==> branch zinc <==
==> flow/design.v <==
module datapath #(parameter P_WIDTH=32)(
	input [P_WIDTH-1:0] input_a,
	input [P_WIDTH-1:0] input_b,
	input clk,
	input rst,
	output [P_WIDTH-1:0] out
	);
wire [P_WIDTH-1:0] mult_result;
wire [P_WIDTH-1:0] adder_out;
reg [P_WIDTH-1:0] adder_out_reg;
assign mult_result = input_a * input_b;
assign adder_out  = adder_out_reg + mult_result;
assign out = adder_out_reg;
always @(posedge clk)
 if (rst ==1) 
	adder_out_reg <= adder_out;
 else
	adder_out_reg <= 0;
endmodule
module controller #(parameter P_ADDR_WIDTH=8, parameter P_COUNT=100)(
	input clk,
	input rst,
	output reg out_rst,
	output reg ce_0,
	output reg ce_1,
	output reg we_0,
	output reg we_1,
	input  [P_ADDR_WIDTH-1:0] cjob_offset,
	output [P_ADDR_WIDTH-1:0] address_0,
	output [P_ADDR_WIDTH-1:0] address_1,
	input fin_buf_empty,
	output reg fin_rd_en,
	input fout_buf_full,
	output reg fout_wr_en,
	output reg cjob_load_en,
	output reg cjob_out_en
);
parameter IDLE= 7'b0000001,JOB_LOAD= 7'b0000010,  PREP=7'b0000100, PROCESSING = 7'b0001000, WRITE_BACK=7'b0010000, WAIT_Q=7'b0100000, WRITE_Q=7'b1000000;
reg [6:0] curr_state;
reg [6:0] next_state;
reg [P_ADDR_WIDTH-1:0] counter;
reg [P_ADDR_WIDTH-1:0] offset;
always @(curr_state,fin_buf_empty,counter,fout_buf_full)
begin
	next_state=5'b00000;
	case (curr_state)	
		IDLE:
			if(!fin_buf_empty)
				next_state=IDLE;
			else
				next_state=JOB_LOAD;
		JOB_LOAD:
			next_state=PREP;
		PREP:
			next_state=PROCESSING;
		PROCESSING:
			if(counter<P_COUNT-1+offset)			
				next_state = PROCESSING;
			else
				next_state = WRITE_BACK;
		WRITE_BACK:
			next_state=WAIT_Q;
		WAIT_Q:
			if(!fout_buf_full)
				next_state=WAIT_Q;
			else
				next_state=WRITE_Q;
		WRITE_Q:
			next_state=IDLE;
		default:
			next_state=IDLE;
	endcase
end
always @(posedge clk)       
begin
	if(rst==1)
		curr_state <= IDLE;
	else
		curr_state <= next_state;
end
always @(posedge clk)       
begin
	case(curr_state)
		IDLE:	begin
			out_rst<=0;
			ce_0<=0;
			ce_1<=0;
			we_0<=0;
			we_1<=0;
			counter <= 0;
			fin_rd_en<=0;
			fout_wr_en<=0;
			cjob_load_en<=0;
			cjob_out_en<=0;
			offset<=0;
			end
		JOB_LOAD:
			begin
			fin_rd_en<=1;
			cjob_load_en<=1;
			end
		PREP:
			begin
			fin_rd_en<=0;
			ce_0<=1;
			ce_1<=1;
			we_0<=0;
			we_1<=0;
			cjob_load_en<=0;
			counter<=cjob_offset;
			offset<=cjob_offset;
			end
		PROCESSING:
			begin
			cjob_load_en<=0;
			out_rst<=1;
			counter<= counter+1;
			end
		WRITE_BACK:
			begin
			ce_1<=0;
			we_0<=1;
			counter<=counter+P_COUNT;
			end
		WAIT_Q:
			begin
			ce_0<=0;
			counter<=0;
			cjob_out_en<=1;
			end
		WRITE_Q:
			begin
			fout_wr_en<=1;
			cjob_out_en<=1;
			end
		default:
			begin
			end
	endcase
end
assign address_0 = counter<<2;
assign address_1 = (counter+P_COUNT)<<2;
endmodule
module cjob_register #(parameter P_ADDR_WIDTH=16)
(
	input clk,
	input rst,
	input load,
	input out_en,
	input [(3+2+16)-1:0] data_in,
	output reg [(3+2+16)-1:0] data_out
);
reg [(3+2+16)-1:0] current_job;
always @(posedge clk) begin
	if(rst) begin
		data_out = 0;
		current_job = 0;
	end
	else begin
		if (load) current_job = data_in;
		if(out_en) data_out = current_job;
    end
end
endmodule
module dot_product (
	input ap_clk,
	input ap_rst,
	output [16-1:0]  	memory_Addr_A,
	output 						memory_EN_A,
	output 						memory_WEN_A,
	output [32-1:0]	memory_Din_A,
	input  [32-1:0] 	memory_Dout_A,
	output [16-1:0]  	memory_Addr_B,
	output 						memory_EN_B,
	output 						memory_WEN_B,
	output [32-1:0]	memory_Din_B,
	input  [32-1:0] 	memory_Dout_B,
	input 						fifo_in_empty_n,
	input  [(3+2+16)-1:0]	fifo_in_dout,
	output 						fifo_in_read,
	input 						fifo_out_full_n,
	output 						fifo_out_write,
	output [(3+2+16)-1:0]	fifo_out_din
);
	wire 						internal_rst;
	wire 						cjob_load_en;
	wire 						cjob_out_en;
	wire [16-1:0] 		job_offset;
datapath #(32) dp(
	.input_a(memory_Dout_A), 
	.input_b(memory_Dout_B), 
	.clk(ap_clk), 
	.rst(internal_rst), 
	.out(memory_Din_A)
);
controller #(16, 100) ctrl(
	.clk(ap_clk),
	.rst(ap_rst),
	.out_rst(internal_rst),
	.ce_0(memory_EN_A),
	.ce_1(memory_EN_B),
	.we_0(memory_WEN_A),
	.we_1(memory_WEN_B),
	.cjob_offset(job_offset),
	.address_0(memory_Addr_A),
	.address_1(memory_Addr_B),
	.fin_buf_empty(fifo_in_empty_n),
	.fin_rd_en(fifo_in_read),
	.fout_buf_full(fifo_out_full_n),
	.fout_wr_en(fifo_out_write),
	.cjob_load_en(cjob_load_en),
	.cjob_out_en(cjob_out_en)
);
cjob_register cjob_reg(
	.clk(ap_clk),
	.rst(ap_rst),
	.load(cjob_load_en),
	.out_en(cjob_out_en),
	.data_in(fifo_in_dout),
	.data_out(fifo_out_din)
);
assign job_offset = fifo_in_dout[16-1:0];
assign memory_Din_B = 0;
endmodule
==> flow/run.sh <==
#!/bin/bash
# the make line also repeats each setting of config.mk as NAME=value (left out here)
make -C /OpenROAD-flow-scripts/flow DESIGN_CONFIG=/design/flow/config.mk WORK_HOME=/design/flow/orfs CLKGATE_MAP_FILE= finish
==> flow/config.mk <==
export PLATFORM = sky130hd
export DESIGN_NAME = dot_product
export DESIGN_NICKNAME = dot_product
export VERILOG_FILES = /design/flow/design.v
export SDC_FILE = /design/flow/constraint.sdc
export NUM_CORES = 4
export LEC_CHECK = 0
export CAP_MARGIN = 40
export CORE_MARGIN = 2
export CORE_UTILIZATION = 70
export CTS_CLUSTER_SIZE = 37
export SETUP_SLACK_MARGIN = 0.03
export SLEW_MARGIN = 20
==> flow/constraint.sdc <==
create_clock -name core_clock -period 4.64 [get_ports {ap_clk}]
set_input_delay 0.9280 -clock core_clock [delete_from_list [all_inputs] [get_ports {ap_clk}]]
set_output_delay 0.9280 -clock core_clock [all_outputs]
set_load 0.01 [all_outputs]
==> branch indigo (differences from branch zinc) <==
Settings changed: CAP_MARGIN 40 to 0, CORE_UTILIZATION 70 to 72, CTS_CLUSTER_SIZE 37 to 34, SETUP_SLACK_MARGIN 0.03 to 0.61.
==> flow/constraint.sdc (replaced) <==
create_clock -name core_clock -period 5.0 [get_ports {ap_clk}]
set_input_delay 1.0000 -clock core_clock [delete_from_list [all_inputs] [get_ports {ap_clk}]]
set_output_delay 1.0000 -clock core_clock [all_outputs]
set_load 0.01 [all_outputs]
==> results <==
quantity	branch indigo	branch zinc
Worst-case setup slack after placement	-3.117 ns	-3.343 ns
Die X-Extent	179.6 microns	182.1 microns
Hold buffers post-CTS	0	0
Post-Synth XOR/XNOR Area	0.04434	0.04434
Area of the die	32270 sq um	33170 sq um
Effective utilization at floorplan	0.7279	0.7075
Number of rows created at floorplan	64	65
DP Area	26160 sq um	26030 sq um
Height of the chip	179.6 microns	182.1 microns
Synth async-reset ratio	0	0
Yosys cell count	2405	2405
Post-CTS setup repair buffer count	65	61
Share of synthesized area spent on multiplexers	0.01127	0.01127
Weighted congestion reported at the end of routability-driven placement	0.9528	1.004
Post-cts gate resize count	363	365
Final HPWL DP	53040 microns	52870 microns
Flop and latch count out of synthesis	121	121
Result of the run	stopped before the end	failed layout checks
Stage where the flow stopped	global routing	-
Layout check failures	-	negative setup slack
Library cell occupying the most area in the post-synthesis netlist	sky130_fd_sc_hd__fa_1	sky130_fd_sc_hd__fa_1
Placeable core area	30510 sq um	31390 sq um
I/O Pins	212	212
Placed Cells	3073	3071
Num Clock Sinks	121	121
